<file path="design.v">
module fpmultiplier (output logic [31:0] product, output logic ready,
		input logic [31:0] a, input logic clock, nreset);
enum {activation, start, loada, loadb, check, special, regularcalculation,carries, final_output}state;
logic [31:0] multi_a, multi_b;
logic [47:0] manti_48bit;
logic [22:0] manti_23bit; 
logic [9:0] expon; 
logic sign;
logic infinite_a,NaN_a,zero_a,infinite_b,NaN_b,zero_b; 
assign  infinite_a = (multi_a[30:23]==8'b11111111)&&(multi_a[22:0]==0);
assign  NaN_a = (multi_a[30:23]==8'b11111111)&&(multi_a[22:0]!=0);
assign  zero_a = (multi_a[30:23]==0);
assign  infinite_b = (multi_b[30:23]==8'b11111111)&&(multi_b[22:0]==0);
assign  NaN_b = (multi_b[30:23]==8'b11111111)&&(multi_b[22:0]!=0);
assign  zero_b = (multi_b[30:23]==0); 
always_ff @(posedge clock, negedge nreset)
if (~nreset)
  begin 
  product <=0;
  multi_a <= 0;
  multi_b <= 0;
  state <= start;
  ready <= 0;
  end
else
begin 
  case (state)
    activation:
           begin
           ready <=1;
           end
    start: 
           begin
           ready <= 0;
           state <= loada;
           end
    loada: 
           begin 
           multi_a <= a;
           state <= loadb;
           end
    loadb: 
           begin
           multi_b <= a;
           state <= check;        
           end
    check:
           begin
           sign <= multi_a[31]^multi_b[31];
           if(NaN_a||infinite_a||zero_a||NaN_b||infinite_b||zero_b)
           state <= special;
           else
           state <= regularcalculation;
           end
    special:
           begin
            state <= final_output;
            if (NaN_a||NaN_b) 
              begin
              expon <= 10'b0011111111;
              manti_23bit <= 1;
              end
            else if (infinite_a||infinite_b) 
              begin
              if (zero_a|zero_b)  
                begin
                expon <= 10'b0011111111;
                manti_23bit <= 1;  
                end
              else 
                begin
                expon <= 10'b0011111111;
                manti_23bit <= 0;
                end
              end
            else 
              begin 
              expon <= 10'b0000000000;
              manti_23bit <= 0;
              end
           end
    regularcalculation:
           begin
           state <= carries;
           sign <= multi_a[31]^multi_b[31];
           manti_48bit <= {1'b1, {multi_a[22:0]}}*{1'b1, {multi_b[22:0]}};
           expon <= {2'b00,multi_a[30:23]}+{2'b00,multi_b[30:23]}-10'd127; 
           end 
    carries:
           begin 
           state <= final_output;
           if (manti_48bit[47]==1)  
             begin
             expon <= expon + 1'b1; 
             manti_48bit <= manti_48bit>>1|{{25{1'b0}},1'b1,{22{1'b0}}}; 
             end
           else
             begin  
             manti_48bit <= manti_48bit|{{25{1'b0}},1'b1,{22{1'b0}}}; 
             end
           end
    final_output:
           begin 
           ready <= 1;
           state <= start;        
           if (NaN_a||infinite_a||zero_a||NaN_b||infinite_b||zero_b)
             product <= {sign,expon[7:0],manti_23bit};
           else if ($signed(expon) >= 255)
             product <= {sign,8'b11111111,23'd0};
           else if ($signed(expon) <= 0)
             product <= {sign,31'd0};
           else 
             product <= {sign,expon[7:0],manti_48bit[45:23]};
           end 
  endcase
end
endmodule
</file>
<file path="run.sh">
#!/bin/bash
# the make line also repeats each setting of config.mk as NAME=value (left out here)
make -C /OpenROAD-flow-scripts/flow DESIGN_CONFIG=/design/flow/config.mk WORK_HOME=/design/flow/orfs CLKGATE_MAP_FILE= finish
</file>
<file path="config.mk">
export PLATFORM = sky130hd
export DESIGN_NAME = fpmultiplier
export DESIGN_NICKNAME = fpmultiplier
export VERILOG_FILES = /design/flow/design.v
export SDC_FILE = /design/flow/constraint.sdc
export NUM_CORES = 4
export LEC_CHECK = 0
export ABC_AREA = 1
export CAP_MARGIN = 20
export CORE_MARGIN = 2
export CORE_UTILIZATION = 72
export CTS_CLUSTER_DIAMETER = 400
export CTS_CLUSTER_SIZE = 100
export PLACE_DENSITY = 0.6
export SLEW_MARGIN = 20
</file>
<file path="constraint.sdc">
create_clock -name core_clock -period 7.1 [get_ports {clock}]
set_input_delay 1.4200 -clock core_clock [delete_from_list [all_inputs] [get_ports {clock}]]
set_output_delay 1.4200 -clock core_clock [all_outputs]
set_load 0.01 [all_outputs]
</file>
==> run_results.csv, run 1 <==
group,metric,value,unit
logic_synthesis,fp_nets,3984,
power,intPower,0.00141,W
final_timing,finalClockPeriodUsage,97.1,%
logic_synthesis,synthSimpleGateAreaFrac,16.3,%
setup_path,cp-start-kind,"register",
logic_synthesis,yosys.area.top_type_share,37.5,%
logic_synthesis,synth-xor-area-share,0.408,%
logic_synthesis,adder_share,46.5,%
clock_network,cts_root_buf,"clkbuf_16",
logic_synthesis,synth_area,0.0258,mm2
logic_synthesis,mux_area_share,0.393,%
clock_network,clk_pin_slew,0.08,ns
clock_network,clock_sinks,142,
global_route,overflow,0,
floorplanning,core,0.0354,mm2
power,sequentialPower,0.000834,W
logic_synthesis,ys_cells,3282,
final_timing,rsz0062_at_grt,"false",
logic_synthesis,async_flop_share,73.9,%
setup_path,path_common_cell,"fa_1",
logic_synthesis,ys_seq_share,14.5,%
route,drc,0,
power,pg_comb,0.0000386,W
final_timing,fmax,145,MHz
logic_synthesis,top_area_cell,"fa_1",
finish,fillers,2481,
power,pwr-share-seq,44.8,%
clock_network,cts_tree,"yes",
setup_path,crit_start,"multi_b[21]$_DFFE_PN0P_",
power,switching_power,0.000451,W
floorplanning,io_pins,67,
route,wl_per_cell,19.3,um
finish,seq_area,0.00376,mm2
route,antenna_left,0,
final_timing,maxSlewHeadroom,26.7,%
power,maxPowerGroup,"clock",
route,viasPerCell,5.66,
logic_synthesis,yosysUniqueCellTypes,43,
clock_network,cts_buffers,17,
floorplanning,fp_util,72.8,%
route,drtPass1Iterations,6,
logic_synthesis,common_cells,"997 x inv_1, 811 x nand2_1, 482 x fa_1, 186 x ha_1, 128 x nor2_1",
hold_path,hp-start,"state[0]$_DFF_PN1_",
global_route,grt_pass1_vias,22994,
final_timing,min_period,6.89,ns
hold_path,hold_path.class,"reg2reg",
logic_synthesis,logic_family,"adder cells",
logic_synthesis,synth.avg_cell_area,7.85,um2
finish,design_area,0.0281,mm2
setup_path,critical_path_depth,24,
power,p_leak,16.9,nW
setup_path,crit_family,"adder cells",
hold_path,min_path_cells,0,
placement,placed_area,0.0274,mm2
logic_synthesis,yosysWarnings,1,
final_timing,fin_skew,0.0163,ns
route,dr_total_vias,21666,
final_timing,max_slew.worst_pin.slew,1.10,ns
setup_path,required,7.29,ns
route,wirelength,74000,um
clock_network,cts_resized,0,
setup_path,crit_path_end,"manti_48bit[44]$_DFFE_PP_",
clock_network,htreeDepth,4,
logic_synthesis,synth-edff-count,37,
clock_network,hold_buffers,0,
placement,numPortBuffers,66,
finish,combGateArea,0.0178,mm2
run,drv_cap,0,
final_timing,hold_viol_final,0,
global_route,antenna_found_initial,3,
power,powerDensity,66.2,mW/mm2
floorplanning,row_count,69,
clock_network,clk_latency,0.44,ns
status,outcome,"complete, no violations",
setup_path,reg2reg_from,"multi_b[21]$_DFFE_PN0P_",
setup_path,path_max_fanout,16,
finish,fin_nets,4053,
finish,fin_util,79.4,%
setup_path,slowest_delay,0.73,ns
hold_path,holdPathEnd,"state[3]$_DFF_PN0_",
clock_network,cts_buffer_depth,2,
setup_path,endpoint_kind,"register",
route,drt_iter0_drc,1977,
setup_path,r2r-end,"manti_48bit[44]$_DFFE_PP_",
floorplanning,die_h,193,um
setup_path,crit_type,"reg2reg",
run,tool_warnings,30,
logic_synthesis,synthAoiAreaFrac,5.40,%
finish,final_cells,3826,
global_route,grt_pass1_wl,119000,um
placement,gp_congestion,1.03,
clock_network,post_cts_buffers,0,
setup_path,critical_path.cell_chain,"buf_4 -> nand2_1 -> fa_1 -> fa_1 -> fa_1 -> fa_1 -> fa_1 -> inv_1 -> fa_1 -> inv_1 -> fa_1 -> inv_1 -> ha_1 -> nand2_1 -> nor2_1 -> inv_1 -> nor2_1 -> inv_1 -> nor2_1 -> nand3_1 -> nand2_1 -> nand2_1 -> nand3_1 -> nand2_1",
finish,area_delta_synth_final,9.10,%
logic_synthesis,ys.flops,142,
placement,post-place-cells,3793,
logic_synthesis,synthFlopType,"dfrtp_1",
global_route,grt_max_degree,62,
global_route,grt_usage,42.3,%
setup_path,crit_arrival,7.08,ns
setup_path,reg2regPathDepth,24,
logic_synthesis,ys_area,0.0258,mm2
floorplanning,die_area,0.0373,mm2
power,ir_worst_vdd,0.000181,V
power,swShare,24.3,%
logic_synthesis,topCellsByArea,"fa_1 37%, inv_1 15%, nand2_1 12%",
setup_path,slowest_stage,"dfrtp_1",
final_timing,setup_viol,0,
power,clkPwrFrac,53.1,%
logic_synthesis,yosysMostFrequentCell,"inv_1",
power,p_comb_share,2.1,%
setup_path,reg2reg_slack,0.21,ns
logic_synthesis,syn_inst,3282,
floorplanning,dieWidth,193,um
placement,hpwl,60500,um
setup_path,path_buffers,6,
final_timing,slew_violations,0,
power,power_clock,0.000989,W
final_timing,tns,0,ns
==> layout make-up <==
type	count	share of cell area, %
Multi-Input combinational cell	2009	63.3
Inverter	1003	13.4
Sequential cell	142	13.4
Timing Repair Buffer	178	5.65
Tap cell	461	2.05
Clock buffer	18	1.60
Clock inverter	14	0.655
Antenna cell	1	0.00891
==> layer usage <==
metal | GRT usage, % | part of all wire [%] | vias to the layer above
met5 | 0 | 0.032 | -
met4 | 17.1 | 4.5 | 4
met3 | 11.9 | 12 | 259
met2 | 65.9 | 45 | 1427
met1 | 56.3 | 38 | 10417
li1 | - | - | 9559
==> through the flow <==
| step | power (W) | hold slack (ns) | worst slack [ns] |
|---|---|---|---|
| after floorplan | 0.000851 | 0.352 | 0.925 |
| after global placement | 0.000889 | 0.385 | 0.248 |
| after detailed placement | 0.000889 | 0.389 | 0.212 |
| after CTS | 0.00186 | 0.400 | 0.167 |
| after global routing | 0.00189 | 0.402 | 0.0102 |
| final | 0.00186 | 0.398 | 0.209 |
==> run 2: changes to the inputs <==
Settings changed: ABC_AREA 1 to not set, CTS_CLUSTER_DIAMETER 400 to 27, CTS_CLUSTER_SIZE 100 to not set, PLACE_DENSITY 0.6 to not set, PLACE_DENSITY_LB_ADDON set to 0.24, SETUP_SLACK_MARGIN set to 2.04.
Clock period 7.1 ns to 7.22 ns, I/O delays scaled along.
==> run_results.csv, run 2 <==
group,metric,value,unit
logic_synthesis,fp_nets,3289,
power,clkPwrFrac,52.2,%
logic_synthesis,yosysWarnings,1,
finish,fin_nets,3454,
route,drc,0,
run,tool_warnings,31,
finish,area_delta_synth_final,17.4,%
finish,seq_area,0.00383,mm2
logic_synthesis,topCellsByArea,"fa_1 39%, dfrtp_1 11%, ha_1 9.5%",
logic_synthesis,synth_area,0.0245,mm2
setup_path,path_common_cell,"fa_1",
logic_synthesis,synthFlopType,"dfrtp_1",
setup_path,path_buffers,5,
final_timing,tns,0,ns
power,powerDensity,62.3,mW/mm2
hold_path,holdPathEnd,"state[3]$_DFF_PN0_",
finish,design_area,0.0288,mm2
setup_path,crit_path_end,"manti_48bit[40]$_DFFE_PP_",
setup_path,crit_start,"multi_b[18]$_DFFE_PN0P_",
placement,post-place-cells,3061,
finish,combGateArea,0.0189,mm2
final_timing,maxSlewHeadroom,27.7,%
setup_path,cp-start-kind,"register",
floorplanning,io_pins,67,
route,drt_iter0_drc,2181,
finish,fillers,1664,
setup_path,slowest_stage,"dfrtp_4",
logic_synthesis,logic_family,"adder cells",
final_timing,max_slew.worst_pin.slew,1.08,ns
hold_path,hp-start,"state[0]$_DFF_PN1_",
setup_path,endpoint_kind,"register",
power,pwr-share-seq,45.7,%
clock_network,cts_root_buf,"clkbuf_16",
clock_network,cts_buffer_depth,2,
logic_synthesis,yosysMostFrequentCell,"inv_1",
global_route,overflow,0,
finish,final_cells,3217,
clock_network,clk_latency,0.43,ns
power,pg_comb,0.0000374,W
setup_path,crit_family,"adder cells",
floorplanning,die_h,189,um
final_timing,finalClockPeriodUsage,97.5,%
setup_path,crit_arrival,7.22,ns
power,intPower,0.00141,W
power,p_comb_share,2.1,%
logic_synthesis,ys.flops,142,
final_timing,slew_violations,0,
global_route,grt_max_degree,72,
global_route,grt_pass1_vias,21617,
setup_path,critical_path_depth,20,
placement,gp_congestion,0.986,
route,dr_total_vias,20312,
power,maxPowerGroup,"clock",
floorplanning,dieWidth,189,um
clock_network,clk_pin_slew,0.06,ns
route,wirelength,80100,um
final_timing,min_period,7.04,ns
logic_synthesis,ys_seq_share,15.3,%
power,sequentialPower,0.000821,W
clock_network,hold_buffers,0,
run,drv_cap,0,
logic_synthesis,yosys.area.top_type_share,39.4,%
logic_synthesis,synth-edff-count,37,
floorplanning,fp_util,73.1,%
placement,numPortBuffers,66,
hold_path,hold_path.class,"reg2reg",
final_timing,setup_viol,0,
power,p_leak,14.0,nW
power,power_clock,0.000936,W
route,wl_per_cell,24.9,um
logic_synthesis,synth.avg_cell_area,9.47,um2
setup_path,path_max_fanout,8,
floorplanning,die_area,0.0355,mm2
logic_synthesis,adder_share,48.9,%
setup_path,r2r-end,"manti_48bit[40]$_DFFE_PP_",
setup_path,reg2reg_slack,0.18,ns
route,drtPass1Iterations,8,
clock_network,htreeDepth,4,
route,antenna_left,0,
floorplanning,core,0.0335,mm2
logic_synthesis,synthSimpleGateAreaFrac,14.8,%
logic_synthesis,yosysUniqueCellTypes,71,
global_route,grt_pass1_wl,118000,um
logic_synthesis,synthAoiAreaFrac,6.62,%
placement,placed_area,0.0263,mm2
final_timing,fin_skew,0.0103,ns
logic_synthesis,synth-xor-area-share,1.04,%
clock_network,clock_sinks,142,
logic_synthesis,top_area_cell,"fa_1",
logic_synthesis,async_flop_share,73.9,%
setup_path,critical_path.cell_chain,"buf_4 -> and2_1 -> fa_1 -> inv_1 -> fa_1 -> fa_1 -> fa_1 -> fa_1 -> inv_1 -> fa_1 -> inv_1 -> fa_1 -> inv_1 -> ha_1 -> nor2b_1 -> o21ai_1 -> a2111oi_0 -> a211o_1 -> a311o_1 -> o311a_1",
final_timing,hold_viol_final,0,
logic_synthesis,syn_inst,2587,
clock_network,cts_buffers,17,
logic_synthesis,mux_area_share,2.21,%
setup_path,crit_type,"reg2reg",
setup_path,reg2regPathDepth,20,
logic_synthesis,ys_area,0.0245,mm2
global_route,grt_usage,44.5,%
hold_path,min_path_cells,0,
final_timing,fmax,142,MHz
setup_path,required,7.40,ns
logic_synthesis,ys_cells,2587,
placement,hpwl,53200,um
route,viasPerCell,6.31,
clock_network,cts_tree,"yes",
global_route,antenna_found_initial,7,
power,swShare,21.3,%
setup_path,slowest_delay,0.57,ns
floorplanning,row_count,67,
finish,fin_util,85.9,%
power,switching_power,0.000382,W
setup_path,reg2reg_from,"multi_b[18]$_DFFE_PN0P_",
power,ir_worst_vdd,0.000140,V
status,outcome,"complete, no violations",
final_timing,rsz0062_at_grt,"true",
logic_synthesis,common_cells,"610 x inv_1, 482 x fa_1, 347 x nand2_1, 239 x and2_1, 186 x ha_1",
[run 2: layout make-up]
type | count | area share, %
diodes | 4 | 0.0348
multi-input cells | 1711 | 65.5
inverters | 612 | 8.01
clock inverters | 11 | 0.526
repair buffers | 268 | 9.04
flip-flops and latches | 142 | 13.3
clock buffers | 21 | 1.63
well taps | 448 | 1.95
[run 2: what timing repair did]
action | 4_1_cts | 5_1_grt
gates cloned | 0 | 1
pin swaps | 55 | 69
gates resized | 123 | 74
setup endpoints to repair | 25 | 25
buffers inserted | 77 | 42
[run 2: layer usage]
metal | part of all wire, % | track usage, % | wire [um]
met5 | 0.020 | 0 | 16
met4 | 9.8 | 31.4 | 7840
met3 | 13 | 10.8 | 10300
met2 | 45 | 70.0 | 36400
met1 | 32 | 54.6 | 25600
[run 2: through the flow]
step	hold slack [ns]	setup slack [ns]	power, W
floorplan	0.352	0.813	0.000837
global placement	0.391	0.199	0.000872
detailed placement	0.397	0.00624	0.000873
CTS	0.405	0.422	0.00178
global route	0.406	0.117	0.00183
finish	0.409	0.181	0.00179
==> run 3: changes to the inputs <==
Settings changed: ABC_AREA set to 1, CTS_CLUSTER_DIAMETER 27 to not set, PLACE_DENSITY set to 0.4, PLACE_DENSITY_LB_ADDON 0.24 to not set, SETUP_SLACK_MARGIN 2.04 to not set, TNS_END_PERCENT set to 10.
Clock period 7.22 ns to 4.96 ns, I/O delays scaled along.
==> run_results.csv, run 3 <==
group,metric,value,unit
status,outcome,"finished with violations",
status,failed_checks,"negative setup slack",
route,drtPass1Iterations,14,
power,clkPwrFrac,50.9,%
route,viasPerCell,6.10,
clock_network,cts_tree,"yes",
setup_path,crit_family,"adder cells",
final_timing,fin_skew,0.0149,ns
logic_synthesis,ys.flops,142,
power,power,0.00255,W
logic_synthesis,yosys.area.top_type_share,37.5,%
logic_synthesis,yosysMostFrequentCell,"inv_1",
final_timing,fmax,134,MHz
clock_network,cts_buffer_depth,2,
logic_synthesis,synth_area,0.0258,mm2
placement,post-place-cells,3957,
setup_path,path_max_fanout,4,
power,maxPowerGroup,"clock",
final_timing,finalWorstSetupSlack,-2.50,ns
hold_path,holdPathEnd,"state[3]$_DFF_PN0_",
global_route,grt_usage,46.5,%
logic_synthesis,synthFlopType,"dfrtp_1",
clock_network,clk_latency,0.46,ns
hold_path,hp-start,"state[0]$_DFF_PN1_",
setup_path,slowest_delay,0.68,ns
logic_synthesis,topCellsByArea,"fa_1 37%, inv_1 15%, nand2_1 12%",
clock_network,htreeDepth,4,
setup_path,cp-start-kind,"register",
run,drv_cap,0,
setup_path,crit_path_end,"manti_48bit[28]$_DFFE_PP_",
setup_path,endpoint_kind,"register",
logic_synthesis,synthSimpleGateAreaFrac,16.3,%
floorplanning,dieWidth,193,um
power,sequentialPower,0.00119,W
power,powerDensity,82.2,mW/mm2
logic_synthesis,yosysWarnings,1,
logic_synthesis,top_area_cell,"fa_1",
logic_synthesis,yosysUniqueCellTypes,43,
global_route,grt_pass1_wl,130000,um
final_timing,finalClockPeriodUsage,150,%
logic_synthesis,fp_nets,3984,
final_timing,slew_violations,0,
logic_synthesis,mux_area_share,0.393,%
placement,numPortBuffers,66,
finish,area_delta_synth_final,20.3,%
finish,fin_util,87.5,%
clock_network,clk_pin_slew,0.06,ns
global_route,grt_pass1_vias,25055,
final_timing,tns,-57.13,ns
route,drc,0,
logic_synthesis,async_flop_share,73.9,%
final_timing,maxSlewHeadroom,16.7,%
floorplanning,fp_util,72.8,%
setup_path,reg2reg_slack,-2.50,ns
power,switching_power,0.000658,W
logic_synthesis,synth-edff-count,37,
route,dr_total_vias,24822,
logic_synthesis,ys_area,0.0258,mm2
setup_path,crit_type,"reg2reg",
power,pwr-share-seq,46.9,%
setup_path,r2r-end,"manti_48bit[28]$_DFFE_PP_",
hold_path,hold_path.class,"reg2reg",
setup_path,slowest_stage,"fa_2",
route,met3_length,14400,um
setup_path,path_buffers,9,
clock_network,cts_buffers,17,
power,power_clock,0.00130,W
final_timing,rsz0062_at_grt,"true",
setup_path,crit_arrival,7.62,ns
clock_network,clock_sinks,142,
finish,fillers,1695,
power,p_leak,18.1,nW
power,p_comb_share,2.2,%
final_timing,setup_viol,25,
global_route,grt_max_degree,64,
route,wirelength,94900,um
setup_path,reg2regPathDepth,26,
route,antenna_left,0,
hold_path,min_path_cells,0,
floorplanning,core,0.0354,mm2
route,wl_per_cell,23.3,um
final_timing,min_period,7.46,ns
placement,pre_cts_ws,-1.73,ns
placement,hpwl,62100,um
final_timing,max_slew.worst_pin.slew,1.25,ns
setup_path,required,5.12,ns
power,swShare,25.8,%
logic_synthesis,syn_inst,3282,
logic_synthesis,ys_seq_share,14.5,%
setup_path,crit_start,"multi_a[18]$_DFFE_PN0P_",
run,tool_warnings,35,
clock_network,hold_buffers,0,
logic_synthesis,logic_family,"adder cells",
global_route,overflow,0,
floorplanning,die_h,193,um
power,intPower,0.00189,W
logic_synthesis,ys_cells,3282,
route,highest_layer,"met5",
finish,final_cells,4067,
route,drt_iter0_drc,3860,
final_timing,hold_viol_final,0,
power,pg_comb,0.0000566,W
finish,fin_nets,4284,
global_route,antenna_found_initial,13,
logic_synthesis,synth-xor-area-share,0.408,%
floorplanning,io_pins,67,
power,ir_worst_vdd,0.000289,V
setup_path,reg2reg_from,"multi_a[18]$_DFFE_PN0P_",
setup_path,critical_path_depth,26,
floorplanning,row_count,69,
clock_network,cts_root_buf,"clkbuf_16",
logic_synthesis,adder_share,46.5,%
floorplanning,die_area,0.0373,mm2
logic_synthesis,common_cells,"997 x inv_1, 811 x nand2_1, 482 x fa_1, 186 x ha_1, 128 x nor2_1",
route,met2_length,41500,um
logic_synthesis,synth.avg_cell_area,7.85,um2
logic_synthesis,synthAoiAreaFrac,5.40,%
placement,gp_congestion,0.971,
route,wl_met1,29500,um
## run 3: area by class of cell
cell class,count,area (um2),share of cell area [%]
Multi-Input combinational cell,2009,18600,60.0
Sequential cell,142,3790,12.3
Inverter,1003,3760,12.2
Timing Repair Buffer,409,3660,11.8
Tap cell,461,577,1.86
Clock buffer,18,439,1.42
Clock inverter,14,125,0.404
Antenna cell,11,27.5,0.0889
## run 3: timing repair
item,in CTS,in global routing
setup buffers,33,34
pin swaps,50,48
setup endpoints to repair,25,25
gates resized,126,104
## run 3: per-stage QoR
step                      hold WS, ns  area (um2)
after global routing            0.411       31000
after floorplan                 0.352       26300
after CTS                       0.404       30300
after detailed placement        0.390       29100
after global placement          0.388       29100
final                           0.400       31000
## run 3: metal layers
| metal | global-route usage [%] | up-vias |
|---|---|---|
| met2 | 74.5 | 2231 |
| met3 | 16.7 | 888 |
| li1 | - | 10045 |
| met4 | 28.7 | 22 |
| met1 | 53.6 | 11636 |
| met5 | 0 | - |
==> run 4: changes to the inputs <==
Settings changed: PLACE_DENSITY 0.4 to 0.42, SETUP_SLACK_MARGIN set to -0.2, TNS_END_PERCENT 10 to not set.
Clock period 4.96 ns to 5.19 ns, I/O delays scaled along.
==> run_results.csv, run 4 <==
group,metric,value,unit
status,outcome,"aborted with a tool error",
status,failing_step,"global routing (5_1_grt)",
status,error,"[ERROR GRT-0232] Routing congestion too high. Check the congestion heatmap in the GUI.",
placement,gp_congestion,1.01,
logic_synthesis,fp_nets,3984,
logic_synthesis,synth-xor-area-share,0.408,%
floorplanning,die_area,0.0373,mm2
logic_synthesis,common_cells,"997 x inv_1, 811 x nand2_1, 482 x fa_1, 186 x ha_1, 128 x nor2_1",
clock_network,clock_sinks,142,
global_route,overflow,7,
logic_synthesis,synth.avg_cell_area,7.85,um2
logic_synthesis,synthSimpleGateAreaFrac,16.3,%
clock_network,htreeDepth,4,
global_route,grt_usage,70.8,%
logic_synthesis,synthFlopType,"dfrtp_1",
floorplanning,fp_util,72.8,%
logic_synthesis,yosysMostFrequentCell,"inv_1",
logic_synthesis,ys_seq_share,14.5,%
logic_synthesis,logic_family,"adder cells",
floorplanning,row_count,69,
floorplanning,dieWidth,193,um
placement,hpwl,63100,um
logic_synthesis,yosysUniqueCellTypes,43,
logic_synthesis,synth-edff-count,37,
placement,numPortBuffers,66,
logic_synthesis,synthAoiAreaFrac,5.40,%
logic_synthesis,async_flop_share,73.9,%
logic_synthesis,ys.flops,142,
floorplanning,io_pins,67,
logic_synthesis,syn_inst,3282,
logic_synthesis,adder_share,46.5,%
clock_network,cts_buffers,17,
logic_synthesis,ys_cells,3282,
clock_network,cts_root_buf,"clkbuf_16",
logic_synthesis,mux_area_share,0.393,%
logic_synthesis,synth_area,0.0258,mm2
logic_synthesis,ys_area,0.0258,mm2
floorplanning,die_h,193,um
logic_synthesis,yosys.area.top_type_share,37.5,%
clock_network,cts_buffer_depth,2,
logic_synthesis,topCellsByArea,"fa_1 37%, inv_1 15%, nand2_1 12%",
logic_synthesis,top_area_cell,"fa_1",
logic_synthesis,yosysWarnings,1,
placement,pre_cts_ws,-1.40,ns
floorplanning,core,0.0354,mm2
==> run 4: timing repair <==
action / in CTS
setup endpoints to repair: 25
pin swaps: 82
resized: 205
buffers inserted: 56
cloned: 0
hold buffers: 0
==> run 4: through the flow <==
step | std cells | TNS [ns] | area [um2]
after CTS | 4033 | -26.91 | 30700
after detailed placement | 3947 | -31.88 | 29000
after floorplan | 3282 | -13.76 | 26500
after global placement | 3947 | -29.28 | 29000
==> run 4: routing by layer <==
layer / global-route usage (%) / GRT overflow
met5: 44.4 / 0
met3: 60.4 / 2
met1: 71.9 / 1
met4: 58.7 / 3
met2: 86.0 / 1
==> run 5: changes to the inputs <==
Settings changed: ABC_AREA 1 to not set, CELL_PAD_IN_SITES_GLOBAL_PLACEMENT set to 3, CORE_ASPECT_RATIO set to 1.3, CORE_MARGIN 2 to 4, CORE_UTILIZATION 72 to 40, CTS_CLUSTER_DIAMETER set to 51, CTS_CLUSTER_SIZE set to 24, GPL_ROUTABILITY_DRIVEN set to 0, MAX_ROUTING_LAYER set to met4, PLACE_DENSITY 0.42 to 0.55, SETUP_SLACK_MARGIN -0.2 to not set.
Clock period 5.19 ns to 8.18 ns, I/O delays scaled along.
==> run_results.csv, run 5 <==
group,metric,value,unit
logic_synthesis,synth-edff-count,37,
floorplanning,io_pins,67,
finish,fillers,6072,
logic_synthesis,yosysMostFrequentCell,"inv_1",
logic_synthesis,common_cells,"610 x inv_1, 482 x fa_1, 347 x nand2_1, 239 x and2_1, 186 x ha_1",
finish,combGateArea,0.0180,mm2
hold_path,holdPathEnd,"state[3]$_DFF_PN0_",
floorplanning,die_h,290,um
setup_path,endpoint_kind,"register",
clock_network,cts_tree,"yes",
logic_synthesis,ys_seq_share,15.3,%
logic_synthesis,synth.avg_cell_area,9.47,um2
finish,area_delta_synth_final,10.9,%
power,clkPwrFrac,51.8,%
logic_synthesis,topCellsByArea,"fa_1 39%, dfrtp_1 11%, ha_1 9.5%",
logic_synthesis,synth_area,0.0245,mm2
clock_network,clk_pin_slew,0.07,ns
clock_network,cts_buffer_depth,2,
power,power_clock,0.000814,W
global_route,grt_pass1_wl,126000,um
setup_path,path_common_cell,"fa_1",
hold_path,hp-start,"state[0]$_DFF_PN1_",
power,powerDensity,57.8,mW/mm2
power,power,0.00157,W
logic_synthesis,ys_area,0.0245,mm2
finish,fin_nets,3359,
final_timing,rsz0062_at_grt,"false",
route,highest_layer,"met4",
final_timing,min_period,7.67,ns
setup_path,critical_path.cell_chain,"nand2_1 -> fa_1 -> inv_1 -> fa_1 -> inv_1 -> fa_1 -> inv_1 -> fa_1 -> fa_1 -> fa_1 -> inv_1 -> fa_1 -> inv_1 -> ha_1 -> nand4_1 -> nor4_4 -> o211ai_2 -> a21boi_0 -> o21ai_0 -> a21boi_0 -> o31ai_1",
final_timing,slew_violations,0,
placement,pre_cts_ws,0.511,ns
route,antenna_left,0,
route,drt_iter0_drc,703,
setup_path,reg2regPathDepth,21,
run,drv_cap,0,
route,dr_total_vias,17690,
power,swShare,25.3,%
setup_path,reg2reg_from,"multi_b[15]$_DFFE_PN0P_",
route,viasPerCell,5.11,
global_route,antenna_found_initial,3,
logic_synthesis,fp_nets,3289,
setup_path,r2r-end,"manti_48bit[38]$_DFFE_PP_",
floorplanning,die_area,0.0653,mm2
placement,numPortBuffers,66,
setup_path,path_buffers,5,
clock_network,hold_buffers,0,
power,p_leak,13.4,nW
power,switching_power,0.000398,W
power,ir_worst_vdd,0.000131,V
logic_synthesis,yosysWarnings,1,
final_timing,tns,0,ns
power,pwr-share-seq,46.1,%
logic_synthesis,logic_family,"adder cells",
logic_synthesis,synthFlopType,"dfrtp_1",
power,sequentialPower,0.000724,W
route,met2_length,42800,um
final_timing,fin_skew,0.0140,ns
clock_network,post_cts_buffers,0,
route,drtPass1Iterations,5,
hold_path,hold_path.class,"reg2reg",
global_route,grt_max_degree,72,
setup_path,critical_path_depth,21,
route,met3_length,2200,um
route,wl_met1,32100,um
route,wirelength,80800,um
clock_network,cts_resized,0,
floorplanning,fp_util,40.4,%
floorplanning,dieWidth,225,um
power,p_comb_share,2.1,%
clock_network,clk_latency,0.45,ns
logic_synthesis,async_flop_share,73.9,%
final_timing,finalClockPeriodUsage,93.7,%
logic_synthesis,syn_inst,2587,
finish,final_cells,3459,
setup_path,crit_family,"adder cells",
logic_synthesis,synthSimpleGateAreaFrac,14.8,%
global_route,grt_usage,26.6,%
final_timing,fmax,130,MHz
route,wl_per_cell,23.4,um
placement,placed_area,0.0266,mm2
clock_network,clock_sinks,142,
clock_network,cts_root_buf,"clkbuf_16",
power,maxPowerGroup,"clock",
logic_synthesis,adder_share,48.9,%
final_timing,hold_viol_final,0,
power,pg_comb,0.0000334,W
logic_synthesis,ys_cells,2587,
setup_path,crit_type,"reg2reg",
status,outcome,"complete, no violations",
clock_network,cts_buffers,17,
hold_path,min_path_cells,0,
final_timing,setup_viol,0,
finish,seq_area,0.00374,mm2
logic_synthesis,top_area_cell,"fa_1",
placement,hpwl,65700,um
setup_path,crit_start,"multi_b[15]$_DFFE_PN0P_",
global_route,overflow,0,
setup_path,cp-start-kind,"register",
setup_path,path_max_fanout,20,
logic_synthesis,synth-xor-area-share,1.04,%
logic_synthesis,mux_area_share,2.21,%
finish,design_area,0.0272,mm2
final_timing,max_slew.worst_pin.slew,1.17,ns
final_timing,maxSlewHeadroom,22.2,%
setup_path,slowest_stage,"dfrtp_1",
logic_synthesis,yosys.area.top_type_share,39.4,%
setup_path,reg2reg_slack,0.51,ns
floorplanning,core,0.0607,mm2
logic_synthesis,ys.flops,142,
floorplanning,row_count,103,
setup_path,crit_path_end,"manti_48bit[38]$_DFFE_PP_",
logic_synthesis,yosysUniqueCellTypes,71,
clock_network,htreeDepth,4,
setup_path,slowest_delay,1.12,ns
logic_synthesis,synthAoiAreaFrac,6.62,%
setup_path,required,8.34,ns
power,intPower,0.00117,W
run,tool_warnings,30,
global_route,grt_pass1_vias,20613,
route,drc,0,
placement,post-place-cells,3425,
final_timing,finalWorstSetupSlack,0.515,ns
setup_path,crit_arrival,7.83,ns
## run 5: cell type report
class / instances / area share (%)
Sequential cell: 142 / 13.8
Multi-Input combinational cell: 1711 / 66.3
Clock inverter: 15 / 0.603
Timing Repair Buffer: 173 / 5.65
Antenna cell: 2 / 0.0184
Inverter: 612 / 8.45
Clock buffer: 17 / 1.57
Tap cell: 787 / 3.62
## run 5: per-layer routing
| layer | vias up | track usage, % |
|---|---|---|
| met5 | - | - |
| met4 | 0 | 10.2 |
| met3 | 142 | 2.37 |
| met2 | 369 | 47.3 |
| met1 | 9212 | 31.0 |
| li1 | 7967 | - |
## run 5: metrics by stage
stage | utilization, % | hold WS [ns]
after global placement | 43.8 | 0.388
after detailed placement | 43.8 | 0.388
after CTS | 44.8 | 0.398
after floorplan | - | 0.352
final | 44.8 | 0.396
after global routing | 44.8 | 0.403
==> run 6: changes to the inputs <==
Settings changed: CELL_PAD_IN_SITES_GLOBAL_PLACEMENT 3 to not set, CORE_ASPECT_RATIO 1.3 to not set, CORE_MARGIN 4 to 6, CORE_UTILIZATION 40 to 17, CTS_CLUSTER_DIAMETER 51 to not set, CTS_CLUSTER_SIZE 24 to not set, GPL_ROUTABILITY_DRIVEN 0 to not set, HOLD_SLACK_MARGIN set to 0.02, PLACE_DENSITY 0.55 to not set, PLACE_DENSITY_LB_ADDON set to 0.22, SLEW_MARGIN 20 to 15.
Clock period 8.18 ns to 9.0 ns, I/O delays scaled along.
==> run_results.csv, run 6 <==
group,metric,value,unit
logic_synthesis,synthSimpleGateAreaFrac,14.8,%
clock_network,clk_pin_slew,0.07,ns
power,powerDensity,50.7,mW/mm2
floorplanning,die_area,0.153,mm2
logic_synthesis,synth_area,0.0245,mm2
global_route,antenna_found_initial,3,
final_timing,slew_violations,0,
logic_synthesis,ys.flops,142,
setup_path,crit_type,"reg2reg",
logic_synthesis,synthFlopType,"dfrtp_1",
setup_path,path_max_fanout,26,
global_route,grt_pass1_vias,19343,
clock_network,clk_latency,0.48,ns
final_timing,tns,0,ns
power,intPower,0.00107,W
logic_synthesis,yosysMostFrequentCell,"inv_1",
setup_path,crit_path_end,"manti_48bit[46]$_SDFFCE_PP1P_",
logic_synthesis,syn_inst,2587,
clock_network,hold_buffers,0,
global_route,overflow,0,
placement,gp_congestion,0.804,
power,maxPowerGroup,"clock",
power,p_comb_share,2.3,%
clock_network,cts_resized,0,
power,swShare,25.1,%
logic_synthesis,synth-xor-area-share,1.04,%
floorplanning,die_h,392,um
clock_network,cts_tree,"yes",
hold_path,min_path_cells,0,
route,dr_total_vias,17264,
final_timing,fin_skew,0.0219,ns
finish,fillers,15925,
hold_path,hold_path.class,"reg2reg",
setup_path,path_common_cell,"fa_1",
final_timing,hold_viol_final,0,
final_timing,setup_viol,0,
clock_network,cts_root_buf,"clkbuf_16",
run,tool_warnings,28,
route,drt_iter0_drc,872,
power,ir_worst_vdd,0.0000769,V
status,outcome,"complete, no violations",
logic_synthesis,ys_cells,2587,
logic_synthesis,synth.avg_cell_area,9.47,um2
setup_path,reg2reg_from,"multi_b[5]$_DFFE_PN0P_",
finish,seq_area,0.00374,mm2
power,switching_power,0.000359,W
setup_path,r2r-end,"manti_48bit[46]$_SDFFCE_PP1P_",
logic_synthesis,yosysUniqueCellTypes,71,
clock_network,htreeDepth,4,
setup_path,slowest_stage,"dfrtp_1",
setup_path,reg2reg_slack,0.85,ns
placement,pre_cts_ws,0.883,ns
power,power_clock,0.000738,W
logic_synthesis,ys_seq_share,15.3,%
placement,post-place-cells,4489,
floorplanning,io_pins,67,
logic_synthesis,top_area_cell,"fa_1",
route,drtPass1Iterations,6,
logic_synthesis,async_flop_share,73.9,%
floorplanning,row_count,138,
floorplanning,fp_util,17.2,%
setup_path,crit_arrival,8.40,ns
route,viasPerCell,3.82,
finish,combGateArea,0.0180,mm2
floorplanning,dieWidth,392,um
logic_synthesis,synthAoiAreaFrac,6.62,%
finish,area_delta_synth_final,15.0,%
setup_path,required,9.25,ns
power,sequentialPower,0.000658,W
finish,final_cells,4523,
logic_synthesis,ys_area,0.0245,mm2
power,pwr-share-seq,46.1,%
logic_synthesis,topCellsByArea,"fa_1 39%, dfrtp_1 11%, ha_1 9.5%",
final_timing,finalClockPeriodUsage,90.6,%
clock_network,cts_buffers,17,
global_route,grt_max_degree,44,
global_route,grt_pass1_wl,124000,um
logic_synthesis,yosysWarnings,1,
setup_path,reg2regPathDepth,23,
logic_synthesis,mux_area_share,2.21,%
logic_synthesis,yosys.area.top_type_share,39.4,%
final_timing,holdWs,0.399,ns
clock_network,post_cts_buffers,0,
floorplanning,core,0.142,mm2
setup_path,endpoint_kind,"register",
logic_synthesis,logic_family,"adder cells",
final_timing,max_slew.worst_pin.slew,1.13,ns
power,pg_comb,0.0000332,W
hold_path,holdPathEnd,"state[3]$_DFF_PN0_",
setup_path,cp-start-kind,"register",
setup_path,crit_start,"multi_b[5]$_DFFE_PN0P_",
placement,hpwl,65900,um
route,wl_per_cell,17.8,um
final_timing,finalWorstSetupSlack,0.850,ns
global_route,grt_usage,11.0,%
setup_path,critical_path_depth,23,
logic_synthesis,fp_nets,3289,
setup_path,critical_path.cell_chain,"nand2_1 -> fa_1 -> inv_1 -> fa_1 -> inv_1 -> fa_1 -> fa_1 -> inv_1 -> fa_1 -> fa_1 -> inv_1 -> fa_1 -> inv_1 -> ha_1 -> a21oi_1 -> nand4b_1 -> a31oi_1 -> a2111oi_2 -> a21boi_0 -> buf_4 -> o21ai_0 -> nand2_1 -> a311oi_1",
final_timing,fmax,123,MHz
setup_path,slowest_delay,1.09,ns
setup_path,path_buffers,6,
power,clkPwrFrac,51.6,%
hold_path,hp-start,"state[0]$_DFF_PN1_",
logic_synthesis,adder_share,48.9,%
setup_path,crit_family,"adder cells",
finish,fin_nets,3320,
placement,numPortBuffers,66,
clock_network,cts_buffer_depth,2,
route,drc,0,
route,wirelength,80500,um
clock_network,clock_sinks,142,
run,drv_cap,0,
logic_synthesis,synth-edff-count,37,
route,antenna_left,0,
logic_synthesis,common_cells,"610 x inv_1, 482 x fa_1, 347 x nand2_1, 239 x and2_1, 186 x ha_1",
final_timing,rsz0062_at_grt,"false",
final_timing,min_period,8.15,ns
final_timing,maxSlewHeadroom,24.9,%
power,p_leak,13.2,nW
## run 6: layout make-up
cell class / count / area share (%)
multi-input combinational: 1711 / 63.9
clock buffer: 21 / 1.75
inverter: 612 / 8.15
antenna: 2 / 0.0178
timing repair buffer: 134 / 4.15
sequential: 142 / 13.3
tap: 1890 / 8.39
clock inverter: 11 / 0.324
## run 6: through the flow
step	total power [W]	util [%]	cell area [um2]
final	0.00143	19.8	28200
after global routing	0.00148	19.8	28200
after floorplan	0.000671	-	24500
after global placement	0.000706	19.4	27600
after detailed placement	0.000706	19.4	27600
after CTS	0.00146	19.8	28200
## run 6: metal layers
metal	routed length [um]	global-route usage [%]	vias to the layer above
li1	-	-	7890
met4	1400	2.34	0
met1	35900	14.1	9048
met3	2240	1.30	65
met5	0	-	-
met2	41000	19.0	261
==> run 7: changes to the inputs <==
Settings changed: CELL_PAD_IN_SITES_DETAIL_PLACEMENT set to 2, CELL_PAD_IN_SITES_GLOBAL_PLACEMENT set to 3, CORE_ASPECT_RATIO set to 1.3, CORE_MARGIN 6 to 4, CORE_UTILIZATION 17 to 30, CTS_CLUSTER_DIAMETER set to 343, CTS_CLUSTER_SIZE set to 24, GPL_ROUTABILITY_DRIVEN set to 1, GPL_TIMING_DRIVEN set to 1, HOLD_SLACK_MARGIN 0.02 to 0.12, MAX_ROUTING_LAYER met4 to met5, PLACE_DENSITY_LB_ADDON 0.22 to 0.11, SLEW_MARGIN 15 to 5, TNS_END_PERCENT set to 5.
Clock period 9.0 ns to 8.18 ns, I/O delays scaled along.
==> run_results.csv, run 7 <==
group,metric,value,unit
global_route,antenna_found_initial,6,
logic_synthesis,ys_cells,2587,
setup_path,crit_type,"reg2reg",
logic_synthesis,synthSimpleGateAreaFrac,14.8,%
power,intPower,0.00123,W
final_timing,hold_viol_final,0,
logic_synthesis,fp_nets,3289,
route,drc,0,
logic_synthesis,adder_share,48.9,%
logic_synthesis,yosysUniqueCellTypes,71,
setup_path,slowest_stage,"dfrtp_1",
clock_network,cts_buffer_depth,2,
logic_synthesis,synth-edff-count,37,
global_route,grt_max_degree,72,
global_route,grt_usage,22.6,%
power,sequentialPower,0.000724,W
floorplanning,dieWidth,259,um
status,outcome,"complete, no violations",
clock_network,cts_buffers,17,
hold_path,hp-start,"state[0]$_DFF_PN1_",
logic_synthesis,top_area_cell,"fa_1",
setup_path,slowest_delay,0.65,ns
logic_synthesis,synthFlopType,"dfrtp_1",
setup_path,endpoint_kind,"register",
setup_path,crit_family,"adder cells",
route,antenna_left,0,
logic_synthesis,ys_seq_share,15.3,%
route,drt_iter0_drc,609,
final_timing,finalWorstSetupSlack,0.241,ns
placement,pre_cts_ws,-0.348,ns
logic_synthesis,topCellsByArea,"fa_1 39%, dfrtp_1 11%, ha_1 9.5%",
logic_synthesis,yosysMostFrequentCell,"inv_1",
finish,fillers,8969,
setup_path,reg2reg_slack,0.24,ns
placement,numPortBuffers,66,
power,p_leak,13.4,nW
hold_path,min_path_cells,0,
setup_path,crit_arrival,8.16,ns
setup_path,critical_path_depth,23,
hold_path,holdPathEnd,"state[3]$_DFF_PN0_",
setup_path,path_buffers,7,
logic_synthesis,syn_inst,2587,
setup_path,reg2regPathDepth,23,
global_route,overflow,0,
run,tool_warnings,28,
final_timing,maxSlewHeadroom,30.0,%
finish,area_delta_synth_final,12.8,%
final_timing,setup_viol,0,
setup_path,path_max_fanout,9,
clock_network,clk_latency,0.49,ns
clock_network,cts_root_buf,"clkbuf_16",
setup_path,r2r-end,"manti_48bit[41]$_DFFE_PP_",
floorplanning,die_h,334,um
clock_network,clock_sinks,142,
setup_path,crit_path_end,"manti_48bit[41]$_DFFE_PP_",
route,wirelength,94300,um
power,p_comb_share,2.3,%
logic_synthesis,synth-xor-area-share,1.04,%
hold_path,hold_path.class,"reg2reg",
setup_path,cp-start-kind,"register",
placement,gp_congestion,0.845,
logic_synthesis,common_cells,"610 x inv_1, 482 x fa_1, 347 x nand2_1, 239 x and2_1, 186 x ha_1",
logic_synthesis,ys_area,0.0245,mm2
floorplanning,fp_util,30.3,%
clock_network,cts_tree,"yes",
power,powerDensity,59.3,mW/mm2
route,dr_total_vias,18174,
global_route,grt_pass1_wl,144000,um
run,drv_cap,0,
power,maxPowerGroup,"clock",
floorplanning,io_pins,67,
final_timing,min_period,7.94,ns
logic_synthesis,yosysWarnings,1,
setup_path,crit_start,"multi_a[10]$_DFFE_PN0P_",
clock_network,hold_buffers,0,
clock_network,post_cts_buffers,0,
final_timing,rsz0062_at_grt,"false",
clock_network,htreeDepth,4,
finish,final_cells,3772,
power,switching_power,0.000408,W
final_timing,finalClockPeriodUsage,97.0,%
setup_path,reg2reg_from,"multi_a[10]$_DFFE_PN0P_",
logic_synthesis,synth_area,0.0245,mm2
power,swShare,24.9,%
setup_path,path_common_cell,"fa_1",
global_route,grt_pass1_vias,22607,
floorplanning,core,0.0810,mm2
final_timing,max_slew.worst_pin.slew,1.05,ns
logic_synthesis,synthAoiAreaFrac,6.62,%
setup_path,required,8.40,ns
power,pg_comb,0.0000370,W
power,ir_worst_vdd,0.000129,V
power,power_clock,0.000880,W
route,viasPerCell,4.82,
clock_network,clk_pin_slew,0.07,ns
final_timing,fmax,126,MHz
route,drtPass1Iterations,5,
power,clkPwrFrac,53.6,%
setup_path,critical_path.cell_chain,"buf_4 -> and2_1 -> fa_1 -> inv_1 -> fa_1 -> fa_1 -> inv_1 -> fa_1 -> fa_1 -> fa_1 -> inv_1 -> fa_1 -> inv_1 -> ha_1 -> buf_4 -> o211ai_1 -> a31oi_1 -> a2111oi_4 -> a21boi_0 -> buf_4 -> o211ai_1 -> a211oi_1 -> a311oi_1",
logic_synthesis,async_flop_share,73.9,%
final_timing,fin_skew,0.0227,ns
final_timing,slew_violations,0,
floorplanning,die_area,0.0864,mm2
power,pwr-share-seq,44.1,%
floorplanning,row_count,119,
logic_synthesis,mux_area_share,2.21,%
logic_synthesis,ys.flops,142,
finish,fin_nets,3370,
logic_synthesis,synth.avg_cell_area,9.47,um2
logic_synthesis,logic_family,"adder cells",
route,wl_per_cell,25.0,um
placement,post-place-cells,3737,
logic_synthesis,yosys.area.top_type_share,39.4,%
placement,hpwl,77000,um
-- run 7: timing repair --
item / 4_1_cts / 5_1_grt
cloned: 0 / 0
setup endpoints to repair: 6 / 2
gates resized: 5 / 15
pin swaps: 0 / 0
-- run 7: final cells by class --
type	instances	area (um2)	area share, %
Tap cell	1089	1360	4.93
Sequential cell	142	3770	13.6
Inverter	612	2300	8.31
Timing Repair Buffer	184	1570	5.67
Antenna cell	2	5.00	0.0181
Clock buffer	19	443	1.60
Multi-Input combinational cell	1711	18000	65.2
Clock inverter	13	174	0.629
-- run 7: per-layer routing --
| metal | vias up | global-route usage, % | routed length, um |
|---|---|---|---|
| li1 | 7979 | - | - |
| met1 | 9755 | 26.0 | 36800 |
| met2 | 296 | 42.7 | 50800 |
| met3 | 142 | 3.17 | 2860 |
| met4 | 2 | 8.09 | 3820 |
| met5 | - | 0 | 13 |
-- run 7: per-stage QoR --
stage | area (um2) | hold slack, ns | TNS [ns] | power (W) | util [%]
floorplan | 24500 | 0.352 | 0 | 0.000739 | -
global placement | 27000 | 0.390 | -0.236 | 0.000776 | 33.3
detailed placement | 27000 | 0.394 | -0.453 | 0.000777 | 33.3
CTS | 27600 | 0.405 | 0 | 0.00168 | 34.1
global route | 27600 | 0.413 | 0 | 0.00170 | 34.1
finish | 27700 | 0.401 | 0 | 0.00164 | 34.1
==> run 8: changes to the inputs <==
Settings changed: ABC_AREA set to 1, CELL_PAD_IN_SITES_DETAIL_PLACEMENT 2 to not set, CELL_PAD_IN_SITES_GLOBAL_PLACEMENT 3 to not set, CORE_ASPECT_RATIO 1.3 to not set, CORE_MARGIN 4 to 2, CORE_UTILIZATION 30 to 72, CTS_CLUSTER_DIAMETER 343 to not set, CTS_CLUSTER_SIZE 24 to not set, GPL_ROUTABILITY_DRIVEN 1 to not set, GPL_TIMING_DRIVEN 1 to not set, HOLD_SLACK_MARGIN 0.12 to not set, MAX_ROUTING_LAYER met5 to not set, PLACE_DENSITY set to 0.6, PLACE_DENSITY_LB_ADDON 0.11 to not set, SLEW_MARGIN 5 to 20, TNS_END_PERCENT 5 to not set.
Clock period 8.18 ns to 8.05 ns, I/O delays scaled along.
==> run_results.csv, run 8 <==
group,metric,value,unit
floorplanning,core,0.0354,mm2
global_route,overflow,0,
clock_network,clk_latency,0.45,ns
final_timing,finalClockPeriodUsage,90.6,%
logic_synthesis,mux_area_share,0.393,%
clock_network,cts_buffers,17,
final_timing,max_slew.worst_pin.slew,1.15,ns
finish,seq_area,0.00374,mm2
logic_synthesis,synth-xor-area-share,0.408,%
final_timing,slew_violations,0,
power,ir_worst_vdd,0.000146,V
hold_path,hp-start,"state[0]$_DFF_PN1_",
logic_synthesis,logic_family,"adder cells",
global_route,antenna_found_initial,6,
finish,area_delta_synth_final,6.54,%
clock_network,cts_resized,0,
global_route,grt_max_degree,73,
logic_synthesis,synth-edff-count,37,
placement,gp_congestion,0.996,
setup_path,crit_family,"adder cells",
power,pg_comb,0.0000355,W
setup_path,endpoint_kind,"register",
final_timing,setup_viol,0,
setup_path,crit_start,"multi_b[11]$_DFFE_PN0P_",
power,powerDensity,60.2,mW/mm2
logic_synthesis,yosysUniqueCellTypes,43,
power,sequentialPower,0.000735,W
setup_path,path_max_fanout,20,
finish,fillers,2500,
power,swShare,25.8,%
setup_path,path_buffers,8,
setup_path,reg2reg_slack,0.76,ns
clock_network,cts_root_buf,"clkbuf_16",
power,intPower,0.00123,W
clock_network,cts_buffer_depth,2,
status,outcome,"complete, no violations",
logic_synthesis,synthFlopType,"dfrtp_1",
final_timing,rsz0062_at_grt,"false",
finish,fin_nets,3981,
floorplanning,io_pins,67,
logic_synthesis,yosys.area.top_type_share,37.5,%
logic_synthesis,synth.avg_cell_area,7.85,um2
setup_path,crit_path_end,"manti_48bit[47]$_SDFFCE_PP0P_",
logic_synthesis,ys_area,0.0258,mm2
logic_synthesis,ys_seq_share,14.5,%
logic_synthesis,topCellsByArea,"fa_1 37%, inv_1 15%, nand2_1 12%",
power,p_comb_share,2.2,%
logic_synthesis,common_cells,"997 x inv_1, 811 x nand2_1, 482 x fa_1, 186 x ha_1, 128 x nor2_1",
clock_network,htreeDepth,4,
logic_synthesis,top_area_cell,"fa_1",
power,power_clock,0.000881,W
clock_network,hold_buffers,0,
floorplanning,die_h,193,um
global_route,grt_usage,42.6,%
run,drv_cap,0,
clock_network,clk_pin_slew,0.08,ns
logic_synthesis,synth_area,0.0258,mm2
run,tool_warnings,30,
floorplanning,row_count,69,
route,wl_per_cell,19.8,um
power,switching_power,0.000426,W
floorplanning,fp_util,72.8,%
final_timing,hold_viol_final,0,
clock_network,cts_tree,"yes",
finish,fin_util,77.5,%
placement,numPortBuffers,66,
global_route,grt_pass1_wl,119000,um
logic_synthesis,async_flop_share,73.9,%
power,p_leak,16.5,nW
route,drt_iter0_drc,1942,
route,antenna_left,0,
setup_path,r2r-end,"manti_48bit[47]$_SDFFCE_PP0P_",
logic_synthesis,ys_cells,3282,
setup_path,required,8.25,ns
route,drc,0,
setup_path,reg2reg_from,"multi_b[11]$_DFFE_PN0P_",
final_timing,min_period,7.29,ns
logic_synthesis,yosysWarnings,1,
setup_path,slowest_delay,1.03,ns
clock_network,post_cts_buffers,0,
route,drtPass1Iterations,8,
floorplanning,dieWidth,193,um
logic_synthesis,fp_nets,3984,
route,wirelength,74400,um
logic_synthesis,syn_inst,3282,
power,clkPwrFrac,53.3,%
global_route,grt_pass1_vias,22789,
final_timing,tns,0,ns
hold_path,holdPathEnd,"state[3]$_DFF_PN0_",
logic_synthesis,ys.flops,142,
logic_synthesis,adder_share,46.5,%
power,pwr-share-seq,44.5,%
setup_path,critical_path_depth,26,
setup_path,crit_arrival,7.49,ns
setup_path,slowest_stage,"dfrtp_1",
floorplanning,die_area,0.0373,mm2
final_timing,fmax,137,MHz
setup_path,reg2regPathDepth,26,
hold_path,min_path_cells,0,
logic_synthesis,synthSimpleGateAreaFrac,16.3,%
finish,combGateArea,0.0178,mm2
power,maxPowerGroup,"clock",
logic_synthesis,yosysMostFrequentCell,"inv_1",
setup_path,crit_type,"reg2reg",
setup_path,cp-start-kind,"register",
route,viasPerCell,5.68,
clock_network,clock_sinks,142,
route,dr_total_vias,21335,
final_timing,fin_skew,0.0153,ns
final_timing,maxSlewHeadroom,23.3,%
placement,hpwl,60500,um
hold_path,hold_path.class,"reg2reg",
logic_synthesis,synthAoiAreaFrac,5.40,%
[run 8: layout make-up]
type	instances	area share [%]
Multi-Input combinational cell	2009	64.8
Inverter	1003	13.7
Sequential cell	142	13.6
Clock buffer	17	1.55
Clock inverter	15	0.707
Timing Repair Buffer	106	3.49
Tap cell	461	2.10
Antenna cell	2	0.0182
[run 8: stage by stage]
| stage | cells | hold WS [ns] | setup slack [ns] | cell area [um2] | total power (W) |
|---|---|---|---|---|---|
| 2_1_floorplan | 3282 | 0.352 | 1.87 | 25800 | 0.000751 |
| 4_1_cts | 3753 | 0.395 | 0.847 | 27400 | 0.00165 |
| 3_3_place_gp | 3721 | 0.385 | 0.939 | 26800 | 0.000785 |
| 6_report | 3755 | 0.397 | 0.758 | 27400 | 0.00165 |
| 5_1_grt | 3755 | 0.390 | 0.430 | 27400 | 0.00169 |
| 3_5_place_dp | 3721 | 0.388 | 0.931 | 26800 | 0.000785 |
[run 8: layer usage]
metal  track usage [%]  part of all wire, %  routed length [um]  vias up
li1                  -                    -                   -     9427
met1              55.4                   37               27300    10289
met2              66.1                   46               34000     1321
met3              14.5                   13                9960      288
met4              17.1                  4.1                3060       10
met5                 0                0.078                  58        -
==> run 9: changes to the inputs <==
Settings changed: ABC_AREA 1 to not set, CORE_ASPECT_RATIO set to 1.82, CORE_UTILIZATION 72 to 27, CTS_CLUSTER_DIAMETER set to 187, CTS_CLUSTER_SIZE set to 37, GPL_TIMING_DRIVEN set to 0, MIN_ROUTING_LAYER set to met1, PLACE_DENSITY 0.6 to not set, SETUP_SLACK_MARGIN set to 1.7, TNS_END_PERCENT set to 80.
Clock period 8.05 ns to 6.3 ns, I/O delays scaled along.
==> run_results.csv, run 9 <==
group,metric,value,unit
setup_path,r2r-end,"manti_48bit[47]$_SDFFCE_PP0P_",
final_timing,maxSlewHeadroom,31.2,%
power,switching_power,0.000501,W
global_route,grt_usage,21.4,%
setup_path,endpoint_kind,"register",
power,power_clock,0.000991,W
route,drtPass1Iterations,6,
logic_synthesis,synth-xor-area-share,1.04,%
route,antenna_left,0,
setup_path,critical_path_depth,22,
status,failed_checks,"negative setup slack",
power,ir_worst_vdd,0.000166,V
hold_path,hp-start,"state[3]$_DFF_PN0_",
hold_path,min_path_cells,0,
setup_path,slowest_stage,"fa_2",
placement,post-place-cells,3862,
final_timing,min_period,7.10,ns
floorplanning,row_count,149,
setup_path,required,6.51,ns
power,clkPwrFrac,50.1,%
logic_synthesis,mux_area_share,2.21,%
floorplanning,io_pins,67,
hold_path,holdPathEnd,"state[6]$_DFF_PN0_",
route,drc,0,
finish,area_delta_synth_final,25.0,%
power,powerDensity,64.5,mW/mm2
clock_network,clk_pin_slew,0.07,ns
logic_synthesis,yosysUniqueCellTypes,71,
logic_synthesis,synthFlopType,"dfrtp_1",
setup_path,crit_family,"adder cells",
finish,combGateArea,0.0189,mm2
final_timing,rsz0062_at_grt,"true",
logic_synthesis,synth.avg_cell_area,9.47,um2
run,tool_warnings,31,
status,outcome,"finished with violations",
logic_synthesis,fp_nets,3289,
global_route,antenna_found_initial,4,
logic_synthesis,logic_family,"adder cells",
placement,hpwl,75500,um
route,wirelength,96100,um
global_route,overflow,0,
logic_synthesis,ys_area,0.0245,mm2
logic_synthesis,synth_area,0.0245,mm2
final_timing,finalWorstSetupSlack,-0.803,ns
logic_synthesis,topCellsByArea,"fa_1 39%, dfrtp_1 11%, ha_1 9.5%",
floorplanning,die_area,0.0933,mm2
global_route,grt_pass1_wl,142000,um
run,drv_cap,0,
setup_path,cp-start-kind,"register",
logic_synthesis,common_cells,"610 x inv_1, 482 x fa_1, 347 x nand2_1, 239 x and2_1, 186 x ha_1",
setup_path,reg2reg_slack,-0.80,ns
logic_synthesis,yosysWarnings,1,
setup_path,reg2reg_from,"multi_b[13]$_DFFE_PN0P_",
final_timing,setup_viol,25,
final_timing,fin_skew,0.0116,ns
floorplanning,core,0.0902,mm2
final_timing,finalClockPeriodUsage,113,%
finish,final_cells,4039,
power,sequentialPower,0.000940,W
clock_network,cts_buffer_depth,2,
power,maxPowerGroup,"clock",
logic_synthesis,ys.flops,142,
setup_path,crit_start,"multi_b[13]$_DFFE_PN0P_",
placement,gp_congestion,1.08,
final_timing,slew_violations,0,
clock_network,cts_buffers,17,
setup_path,crit_type,"reg2reg",
global_route,grt_pass1_vias,21686,
logic_synthesis,ys_cells,2587,
route,dr_total_vias,19466,
logic_synthesis,top_area_cell,"fa_1",
route,viasPerCell,4.82,
setup_path,path_common_cell,"fa_1",
route,wl_per_cell,23.8,um
setup_path,reg2regPathDepth,22,
clock_network,cts_root_buf,"clkbuf_16",
logic_synthesis,synthSimpleGateAreaFrac,14.8,%
logic_synthesis,synth-edff-count,37,
power,intPower,0.00148,W
final_timing,fmax,141,MHz
floorplanning,fp_util,27.2,%
logic_synthesis,syn_inst,2587,
clock_network,hold_buffers,0,
setup_path,slowest_delay,0.63,ns
logic_synthesis,adder_share,48.9,%
setup_path,path_max_fanout,10,
logic_synthesis,async_flop_share,73.9,%
clock_network,htreeDepth,4,
hold_path,hold_path.class,"reg2reg",
power,p_leak,14.4,nW
logic_synthesis,yosys.area.top_type_share,39.4,%
setup_path,critical_path.cell_chain,"clkbuf_8 -> nand2_1 -> fa_1 -> inv_1 -> fa_1 -> fa_1 -> fa_2 -> fa_1 -> fa_1 -> inv_1 -> fa_1 -> inv_2 -> ha_4 -> nand4_1 -> buf_6 -> nor4_4 -> buf_6 -> o211ai_4 -> a21bo_4 -> a21oi_4 -> o21ai_2 -> mux2_4",
logic_synthesis,synthAoiAreaFrac,6.62,%
route,drt_iter0_drc,1251,
finish,fillers,9252,
finish,seq_area,0.00380,mm2
final_timing,max_slew.worst_pin.slew,1.03,ns
setup_path,crit_path_end,"manti_48bit[47]$_SDFFCE_PP0P_",
floorplanning,dieWidth,227,um
clock_network,clock_sinks,142,
finish,fin_nets,3519,
power,pwr-share-seq,47.5,%
final_timing,hold_viol_final,0,
setup_path,crit_arrival,7.32,ns
final_timing,holdWs,0.385,ns
setup_path,path_buffers,6,
placement,pre_cts_ws,-1.92,ns
floorplanning,die_h,410,um
power,swShare,25.3,%
global_route,grt_max_degree,77,
logic_synthesis,ys_seq_share,15.3,%
clock_network,cts_tree,"yes",
power,pg_comb,0.0000471,W
power,p_comb_share,2.4,%
clock_network,clk_latency,0.46,ns
logic_synthesis,yosysMostFrequentCell,"inv_1",
placement,numPortBuffers,66,
## run 9: metal layers
layer	GRT usage, %	vias to the layer above	wire length, um
met4	18.8	4	11500
li1	-	8280	-
met2	38.7	867	49200
met5	0	-	25
met3	4.18	452	5810
met1	20.3	9863	29700
## run 9: metrics by stage
stage	power [W]	instance area (um2)	util (%)	setup TNS, ns
detailed placement	0.00101	27600	30.6	-38.58
finish	0.00198	30600	34.0	-15.48
global route	0.00203	30600	34.0	-19.33
floorplan	0.000959	25400	-	-0.325
global placement	0.00101	27600	30.6	-152.46
CTS	0.00199	30100	33.3	-14.95
## run 9: what timing repair did
item,CTS,global route
endpoints found under the setup margin,25,25
gates cloned,1,3
pin swaps,66,47
endpoints found under the hold margin,0,0
setup buffers,106,34
gates resized,242,94
## run 9: layout make-up
cell class,count,share of cell area (%)
repair buffers,211,6.54
well taps,1208,4.93
clock buffers,18,1.40
clock inverters,14,0.404
plain buffers,122,5.12
multi-input cells,1711,61.6
diodes,1,0.00817
inverters,612,7.58
flip-flops and latches,142,12.4
==> run 10: changes to the inputs <==
Settings changed: CELL_PAD_IN_SITES_GLOBAL_PLACEMENT set to 0, CORE_ASPECT_RATIO 1.82 to 1.3, CORE_UTILIZATION 27 to 70, CTS_CLUSTER_DIAMETER 187 to not set, CTS_CLUSTER_SIZE 37 to 24, GPL_TIMING_DRIVEN 0 to not set, MAX_ROUTING_LAYER set to met4, MIN_ROUTING_LAYER met1 to not set, PLACE_DENSITY set to 0.6, SETUP_SLACK_MARGIN 1.7 to not set, TNS_END_PERCENT 80 to not set.
Clock period 6.3 ns to 3.44 ns, I/O delays scaled along.
==> run_results.csv, run 10 <==
group,metric,value,unit
status,outcome,"finished with violations",
status,failed_checks,"max-capacitance violations, max-slew violations, negative setup slack",
floorplanning,core,0.0347,mm2
logic_synthesis,ys_area,0.0245,mm2
logic_synthesis,synthSimpleGateAreaFrac,14.8,%
final_timing,finalWorstSetupSlack,-3.89,ns
logic_synthesis,async_flop_share,73.9,%
logic_synthesis,synth-xor-area-share,1.04,%
setup_path,slowest_stage,"fa_1",
power,pwr-share-seq,47.4,%
power,pg_comb,0.0000900,W
logic_synthesis,mux_area_share,2.21,%
clock_network,clock_sinks,142,
setup_path,reg2reg_from,"multi_b[13]$_DFFE_PN0P_",
floorplanning,dieWidth,168,um
logic_synthesis,yosysMostFrequentCell,"inv_1",
finish,combGateArea,0.0191,mm2
final_timing,setup_viol,26,
finish,design_area,0.0306,mm2
power,maxPowerGroup,"clock",
setup_path,path_buffers,8,
final_timing,slew_violations,3,
global_route,antenna_found_initial,9,
global_route,grt_max_degree,70,
final_timing,finalClockPeriodUsage,213,%
clock_network,hold_buffers,0,
logic_synthesis,synthFlopType,"dfrtp_1",
power,switching_power,0.000919,W
route,drt_iter0_drc,2338,
floorplanning,fp_util,70.5,%
hold_path,hold_path.class,"in2async",
final_timing,fmax,136,MHz
placement,numPortBuffers,66,
finish,area_delta_synth_final,24.8,%
setup_path,critical_path_depth,24,
clock_network,cts_tree,"yes",
route,wl_per_cell,26.4,um
route,viasPerCell,6.35,
run,drv_cap,1,
logic_synthesis,synth-edff-count,37,
setup_path,r2r-end,"manti_48bit[41]$_DFFE_PP_",
final_timing,min_period,7.33,ns
finish,fillers,1684,
final_timing,hold_viol_final,0,
setup_path,required,3.61,ns
logic_synthesis,ys_cells,2587,
logic_synthesis,ys.flops,142,
clock_network,cts_buffer_depth,2,
setup_path,crit_type,"reg2reg",
floorplanning,die_area,0.0365,mm2
run,tool_warnings,33,
logic_synthesis,top_area_cell,"fa_1",
final_timing,rsz0062_at_grt,"true",
route,dr_total_vias,21658,
setup_path,slowest_delay,0.65,ns
power,power_clock,0.00182,W
route,drtPass1Iterations,9,
setup_path,path_max_fanout,11,
route,wirelength,90000,um
global_route,grt_usage,49.6,%
setup_path,path_common_cell,"fa_1",
global_route,overflow,0,
logic_synthesis,synth.avg_cell_area,9.47,um2
power,clkPwrFrac,50.1,%
clock_network,clk_latency,0.45,ns
power,power,0.00363,W
setup_path,crit_start,"multi_b[13]$_DFFE_PN0P_",
power,swShare,25.3,%
finish,fin_nets,3648,
logic_synthesis,synth_area,0.0245,mm2
route,drc,0,
logic_synthesis,common_cells,"610 x inv_1, 482 x fa_1, 347 x nand2_1, 239 x and2_1, 186 x ha_1",
final_timing,maxSlewHeadroom,-33.2,%
power,intPower,0.00271,W
final_timing,max_slew.worst_pin.slew,1.98,ns
final_timing,fin_skew,0.0121,ns
clock_network,cts_root_buf,"clkbuf_16",
global_route,grt_pass1_vias,23205,
power,ir_worst_vdd,0.000381,V
floorplanning,row_count,78,
logic_synthesis,yosys.area.top_type_share,39.4,%
power,powerDensity,119,mW/mm2
clock_network,clk_pin_slew,0.07,ns
placement,gp_congestion,1.07,
finish,seq_area,0.00380,mm2
setup_path,crit_arrival,7.51,ns
clock_network,cts_buffers,17,
setup_path,crit_family,"adder cells",
floorplanning,io_pins,67,
setup_path,critical_path.cell_chain,"buf_4 -> nand2_1 -> fa_1 -> inv_1 -> fa_1 -> inv_2 -> fa_1 -> inv_2 -> fa_1 -> fa_1 -> fa_1 -> inv_1 -> fa_2 -> inv_2 -> ha_4 -> nand4_1 -> nor4_4 -> o211ai_4 -> buf_6 -> buf_6 -> a21boi_4 -> o211ai_1 -> a211oi_2 -> a311oi_1",
floorplanning,die_h,217,um
logic_synthesis,yosysWarnings,1,
clock_network,htreeDepth,4,
power,p_comb_share,2.5,%
power,sequentialPower,0.00172,W
setup_path,reg2reg_slack,-3.89,ns
logic_synthesis,logic_family,"adder cells",
logic_synthesis,fp_nets,3289,
setup_path,cp-start-kind,"register",
placement,hpwl,61500,um
setup_path,crit_path_end,"manti_48bit[41]$_DFFE_PP_",
power,p_leak,15.1,nW
logic_synthesis,synthAoiAreaFrac,6.62,%
logic_synthesis,adder_share,48.9,%
logic_synthesis,topCellsByArea,"fa_1 39%, dfrtp_1 11%, ha_1 9.5%",
route,antenna_left,0,
finish,fin_util,88.1,%
logic_synthesis,syn_inst,2587,
setup_path,reg2regPathDepth,24,
global_route,grt_pass1_wl,129000,um
logic_synthesis,ys_seq_share,15.3,%
setup_path,endpoint_kind,"register",
logic_synthesis,yosysUniqueCellTypes,71,
placement,placed_area,0.0282,mm2
-- run 10: cell type report --
class / instances / area share, %
Antenna cell: 13 / 0.106
Clock buffer: 19 / 1.42
Clock inverter: 13 / 0.401
Inverter: 612 / 7.56
Multi-Input combinational cell: 1711 / 62.3
Sequential cell: 142 / 12.4
Tap cell: 440 / 1.80
Timing Repair Buffer: 462 / 13.9
-- run 10: metal layers --
metal  GRT usage, %  wire length [um]
met5              -                 0
met4           39.3             10800
met3           14.5             11700
met2           78.4             40900
met1           52.3             26600
-- run 10: through the flow --
step / TNS, ns / cells / setup slack [ns] / hold WS (ns)
2_1_floorplan: -67.59 / 2587 / -2.97 / 0.352
3_3_place_gp: -85.62 / 3270 / -3.64 / 0.391
3_5_place_dp: -86.86 / 3270 / -3.71 / 0.395
4_1_cts: -80.77 / 3373 / -3.40 / 0.0327
5_1_grt: -93.01 / 3412 / -3.96 / 0.0303
6_report: -91.25 / 3412 / -3.89 / 0.0356
-- run 10: timing repair --
| action | CTS | global route |
|---|---|---|
| buffers inserted | 71 | 28 |
| cloned | 0 | 1 |
| setup endpoints to repair | 25 | 25 |
| resized | 142 | 98 |
| pin swaps | 66 | 79 |
Power is estimated from default activity; no workload was simulated.
